==> v28: inputs <==
Design main, start of the top module:
module main(
    input clk,
    input rst,
    input btnl,
	 input btnd,
	 input btnr,
	 input btnp,
	 input [3:0] speed,
    output [7:0] led,
	 output [6:0] seg,
	 output [3:0] an
    );
clock: 10.0 ns
lec_check: 0
cap_margin: 20
cell_pad_in_sites_detail_placement: 1
core_aspect_ratio: 0.51
core_margin: 6
core_utilization: 40
cts_cluster_diameter: 50
cts_cluster_size: 38
max_routing_layer: met5
min_routing_layer: met2
place_density_lb_addon: 0.26
slew_margin: 20
tns_end_percent: 5
run.sh (not shown) runs the stock make flow with config.mk's settings and CLKGATE_MAP_FILE=.
==> inputs of v29, as changes to v28 <==
Settings changed: CELL_PAD_IN_SITES_DETAIL_PLACEMENT 1 to unset, CORE_ASPECT_RATIO 0.51 to unset, CORE_MARGIN 6 to 2, CORE_UTILIZATION 40 to 72, CTS_CLUSTER_DIAMETER 50 to 210, CTS_CLUSTER_SIZE 38 to 14, HOLD_SLACK_MARGIN set to 0.29, MAX_ROUTING_LAYER met5 to unset, MIN_ROUTING_LAYER met2 to unset, PLACE_DENSITY_LB_ADDON 0.26 to 0.27, SETUP_SLACK_MARGIN set to 0.4, TNS_END_PERCENT 5 to unset.
==> flow/constraint.sdc (replaced) <==
create_clock -name core_clock -period 2.34 [get_ports {clk}]
set_input_delay 0.4680 -clock core_clock [delete_from_list [all_inputs] [get_ports {clk}]]
set_output_delay 0.4680 -clock core_clock [all_outputs]
set_load 0.01 [all_outputs]
==> inputs of v36, as changes to v28 <==
Settings changed: CELL_PAD_IN_SITES_DETAIL_PLACEMENT 1 to unset, CORE_ASPECT_RATIO 0.51 to unset, CORE_MARGIN 6 to 2, CORE_UTILIZATION 40 to 72, CTS_CLUSTER_DIAMETER 50 to 356, CTS_CLUSTER_SIZE 38 to 14, MAX_ROUTING_LAYER met5 to unset, MIN_ROUTING_LAYER met2 to unset, PLACE_DENSITY_LB_ADDON 0.26 to 0.06, SETUP_SLACK_MARGIN set to 0.28, TNS_END_PERCENT 5 to unset.
==> flow/constraint.sdc (replaced) <==
create_clock -name core_clock -period 2.27 [get_ports {clk}]
set_input_delay 0.4540 -clock core_clock [delete_from_list [all_inputs] [get_ports {clk}]]
set_output_delay 0.4540 -clock core_clock [all_outputs]
set_load 0.01 [all_outputs]
==> inputs of v6, as changes to v28 <==
Settings changed: ABC_AREA set to 1, CELL_PAD_IN_SITES_DETAIL_PLACEMENT 1 to unset, CORE_ASPECT_RATIO 0.51 to unset, CORE_MARGIN 6 to 2, CORE_UTILIZATION 40 to 72, CTS_CLUSTER_DIAMETER 50 to 366, CTS_CLUSTER_SIZE 38 to 10, MAX_ROUTING_LAYER met5 to unset, MIN_ROUTING_LAYER met2 to unset, PLACE_DENSITY_LB_ADDON 0.26 to 0.0, SETUP_SLACK_MARGIN set to 0.7, TNS_END_PERCENT 5 to unset.
==> flow/constraint.sdc (replaced) <==
create_clock -name core_clock -period 2.37 [get_ports {clk}]
set_input_delay 0.4740 -clock core_clock [delete_from_list [all_inputs] [get_ports {clk}]]
set_output_delay 0.4740 -clock core_clock [all_outputs]
set_load 0.01 [all_outputs]
==> results <==
quantity                                                                                       v6                        v36                   v28                        v29
Leakage Power                                                                             4.03 nW                    3.64 nW               3.43 nW                    3.59 nW
Final tally of setup violations                                                                 0                          1                     0                          0
Dpl ws                                                                                     494 ps                    24.2 ps               5420 ps                     134 ps
Critical Path Max Stage Delay                                                              360 ps                     400 ps                490 ps                     410 ps
Reg power frac                                                                              0.514                      0.559                 0.548                      0.557
Maximum fanout along the worst path                                                             6                          6                    63                          6
Standard-cell rows                                                                             40                         39                    37                         39
Status                                                           no timing/DRC/antenna violations   finished with violations  no timing/DRC/antenna violations  no timing/DRC/antenna violations
Layout check failures                                                                           -       negative setup slack                     -                          -
Hold crit path type                                                     primary input to register  primary input to register  register to register  primary input to register
Synth cell types                                                                               47                         61                    61                         61
Number of global-route vias before repair                                                    6972                       6686                  9840                       6537
Fp util                                                                                     0.736                      0.743                 0.415                      0.743
Die width                                                                                  115 µm                     113 µm                216 µm                     113 µm
Total power consumption of the routed design                                            0.00666 W                  0.00640 W             0.00148 W                  0.00624 W
Number of logic gates                                                                         785                        678                   678                        678
Fraction of area in registers                                                               0.401                      0.413                 0.423                      0.414
Count of routing violations after the opening detailed-route iteration                        461                        447                   938                        498
Power figures rest on the tool's default switching activity, not on a simulated workload.
